Design buck_converter_top, start of the top module:
module buck_converter_top #(
    parameter CLK_FREQ = 100_000_000,
    parameter PWM_FREQ = 100_000,
    parameter V_REF = 12'd2048,
    parameter KP = 16'd100,
    parameter KI = 16'd10,
    parameter KD = 16'd5
)(
    input wire clk,
    input wire rst_n,
    input wire [11:0] adc_data,
    input wire adc_valid,
    output wire pwm_out,
    output wire [11:0] voltage_monitor,
    output wire [9:0] duty_cycle_monitor
);
Size in the first run: roughly 190 flip-flops.
clock: 4.02 ns
lec_check: 0
cap_margin: 20
core_margin: 2
core_utilization: 72
cts_cluster_diameter: 33
place_density: 0.95
slew_margin: 20
run.sh (not shown) runs the stock make flow with config.mk's settings and CLKGATE_MAP_FILE=.
The baseline stopped in 5_1_grt.
Then changed:
Settings changed: ABC_AREA set to 1, CTS_CLUSTER_SIZE set to 79, PLACE_DENSITY 0.95 to 0.35, SETUP_SLACK_MARGIN set to 0.46.
The new run completed, yet does not pass: setup timing.
Die area rose by 6.8%.
Area after synthesis rises by about 7%.
Synthesized cell count grows by 36%.
Then changed:
Settings changed: CORE_UTILIZATION 72 to 64, CTS_CLUSTER_DIAMETER 33 to unset, CTS_CLUSTER_SIZE 79 to unset, PLACE_DENSITY 0.35 to unset, SETUP_SLACK_MARGIN 0.46 to unset.
Clock period 4.02 ns to 2.93 ns, I/O delays scaled along.
Result: The new run produced a layout that fails on setup timing; core utilization is higher by 6.2 points; worst setup slack is worse by 1.1 ns; area after synthesis is unchanged.
Then changed:
Settings changed: ABC_AREA 1 to unset, CORE_UTILIZATION 64 to 40.
Clock period 2.93 ns to 4.89 ns, I/O delays scaled along.
Effect: This time the run passed the timing, design-rule and antenna checks; core utilization is lower by 43 points; worst setup slack improves by 1.4 ns; design area is lower by 24%; clock-buffer cell count is higher by 5; cell count is lower by 24%; worst hold slack improves by 0.35 ns; critical path depth is lower by 1.
Then changed:
Settings changed: CORE_UTILIZATION 40 to 68, CTS_CLUSTER_DIAMETER set to 33.
Clock period 4.89 ns to 4.02 ns, I/O delays scaled along.
Outcome:
- The new run reached the layout checks and failed them: setup timing
- worst hold slack loses 0.047 ns
- clock skew climbs by 0.0048 ns
- first-iteration DRC count climbs by about 74%
- clock-buffer cell count drops by 6
- area after synthesis does not change
- cell area climbs by about 8%
- via count climbs by 9.6%
- routed wire length climbs by about 12%
Then changed:
Settings changed: CORE_UTILIZATION 68 to 65, CTS_CLUSTER_DIAMETER 33 to unset.
Clock period 4.02 ns to 4.65 ns, I/O delays scaled along.
Outcome: With this change the flow produced a clean layout. Cell count fell by about 5.4%. Setup slack gets better by 0.55 ns. Clock-buffer cell count rose by 1. Routed wire length falls by about 12%. Worst hold slack is better by 0.055 ns. Global-route usage went down by 4.1 points.

========
## run A
Starting RTL as in the previous note.
make LEC_CHECK=0 CAP_MARGIN=20 CELL_PAD_IN_SITES_DETAIL_PLACEMENT=1 CORE_MARGIN=2 CORE_UTILIZATION=40 CTS_CLUSTER_SIZE=66 GPL_ROUTABILITY_DRIVEN=0 HOLD_SLACK_MARGIN=-0.05 MAX_ROUTING_LAYER=met4 SLEW_MARGIN=30 TNS_END_PERCENT=10 finish   # period 10.0 ns
--- input diff run A..run B ---
- a deleted GPL_ROUTABILITY_DRIVEN that had been 0
- a change of SLEW_MARGIN from 30 to 20
- an added CTS_CLUSTER_DIAMETER of 367
- a deleted MAX_ROUTING_LAYER that had been met4
- a deleted HOLD_SLACK_MARGIN that had been -0.05
- a change of TNS_END_PERCENT from 10 to 15
- a deleted CELL_PAD_IN_SITES_DETAIL_PLACEMENT that had been 1
- a change of CTS_CLUSTER_SIZE from 66 to 98
Notes after the runs:
On post-layout utilization of the core, run B and run A are neck and neck. [compare] base=run A new=run B: summed standard-cell area reported by yosys shows no meaningful change; final hold slack barely changed; cell area was more or less identical. Run B and run A ended up with nearly the same growth of design area from synthesis to finish. The run with more routed wire is run A, not run B. Diff run A..run B | buffering overhead | negligible. Going from run A to run B, fraction of met3 tracks used by global routing shrinks by 0.21 points.
For run C, these inputs were changed with respect to run B:
- swapping 367 for 335 in CTS_CLUSTER_DIAMETER
- putting GPL_ROUTABILITY_DRIVEN at 0 where nothing was set
- putting CELL_PAD_IN_SITES_GLOBAL_PLACEMENT at 3 where nothing was set
- putting PLACE_DENSITY_LB_ADDON at 0.1 where nothing was set
- putting ABC_AREA at 1 where nothing was set
- swapping 20 for 5 in CAP_MARGIN
- clearing TNS_END_PERCENT, which used to be 15
- swapping 20 for 5 in SLEW_MARGIN
- putting MIN_ROUTING_LAYER at met2 where nothing was set
- clearing CTS_CLUSTER_SIZE, which used to be 98
Findings:
- When run C is measured against run B, its first-pass GRT wire length turns out about 30% higher.
- In run C the number of instances in the synthesized netlist turned out 596 higher than in run B.
- On average size of a mapped cell: between run C and run B, it ends up lower for run C.
- Looking at setup slack of the most critical reg-to-reg path, run C sits above run B.
- Run C: critical path depth 3 above run B
- Worst-case setup slack after placement delta (run C − run B): favourable
- Run C vs. run B: die span in x went up by about 3.4%.
- Minimum period implied by the final worst setup slack was lower in run C than in run B.
- Run B has higher proportion of cell area occupied by multi-input gates than run C.

========
Setup of job 101:
buck_converter_top again, from the RTL that the note above started with.
clock: 4.02 ns
lec_check: 0
cap_margin: 20
core_margin: 2
core_utilization: 72
cts_cluster_diameter: 33
place_density_lb_addon: 0.25
setup_slack_margin: 1.19
slew_margin: 20
No final results exist for job 101, since it was stopped by error GRT-0232 during global routing (5_1_grt).
What job 102 does differently from job 101 at the input level:
- swapping 0.25 for 0.01 in PLACE_DENSITY_LB_ADDON
- putting ABC_AREA at 1 where nothing was set
- putting MAX_ROUTING_LAYER at met4 where nothing was set
Notes after the runs:
The flow completed for job 102, but it is not clean: the layout still shows setup timing. Compared with job 101, synthesized cell count in job 102 increased by more than a quarter. Job 102 vs. job 101: sequential cell area fraction in the yosys report shrank by 2.0 points; post-synthesis share of cell area spent on and-or and or-and gates saw a decrease. On net count after synthesis: between job 101 and job 102, it ends up higher for job 102. Diff job 101..job 102 | count of flip-flops with a built-in enable after synthesis | unchanged. Mux share of post-synthesis cell area (job 102 over job 101): decrease, 3.8 points. Reported for job 101 and job 102, number of clock sinks seen by CTS turned out identical to the last digit. Final weighted congestion in routability-driven placement, job 102 vs job 101: up by a little under 10%.
Edits applied to the flow inputs when going from job 102 to job 103:
- a deleted PLACE_DENSITY_LB_ADDON that had been 0.01
- a deleted MAX_ROUTING_LAYER that had been met4
- a deleted CTS_CLUSTER_DIAMETER that had been 33
- a deleted SETUP_SLACK_MARGIN that had been 1.19
- a change of the clock period (ns, I/O delays scaled along) from 4.02 to 2.93
### Flow results
- The flow ran to completion for all of job 102 and job 103 but job 103, which stopped partway.
- As far as pre-placement core utilization goes, job 102 and job 103 are indistinguishable; the numbers are identical.
- Job 103 against job 102: number of setup buffers added after CTS picked up an extra 7.9%, setup slack at placement lost 890 ps, number of standard cells reported by yosys neither gained nor lost much.
#### Input delta (job 104 over job 103)
- CORE_UTILIZATION: 72 -> 64
- CTS_CLUSTER_DIAMETER: unset -> 397
- SETUP_SLACK_MARGIN: unset -> 0.65
- CTS_CLUSTER_SIZE: unset -> 100
==> comparison <==
- The total half-perimeter wirelength after legalization and detailed placement of job 104 was superior to that of job 103.
- The lower placed instance area came out of job 103.
- Against job 103, job 104 comes in about 12% higher on die size.
- Job 104 -> job 103: count of hold buffers inserted by post-cts repair delta 0, exact match
- Total instance count after detailed placement in job 104 is 0.79% higher than in job 103
- Relative to job 103, initial standard-cell utilization of the core has decreased by 7.6 points in job 104.
- Status: job 104 FAILED at global routing (5_1_grt) (tool error)
- Diff job 103..job 104 | number of flip-flops and latches in the synthesized netlist | unchanged
- On share of synthesized registers carrying an async set or reset, job 104 and job 103 are neck and neck.
- Job 104 ended up with a lower post-CTS setup buffer count than job 103 did.
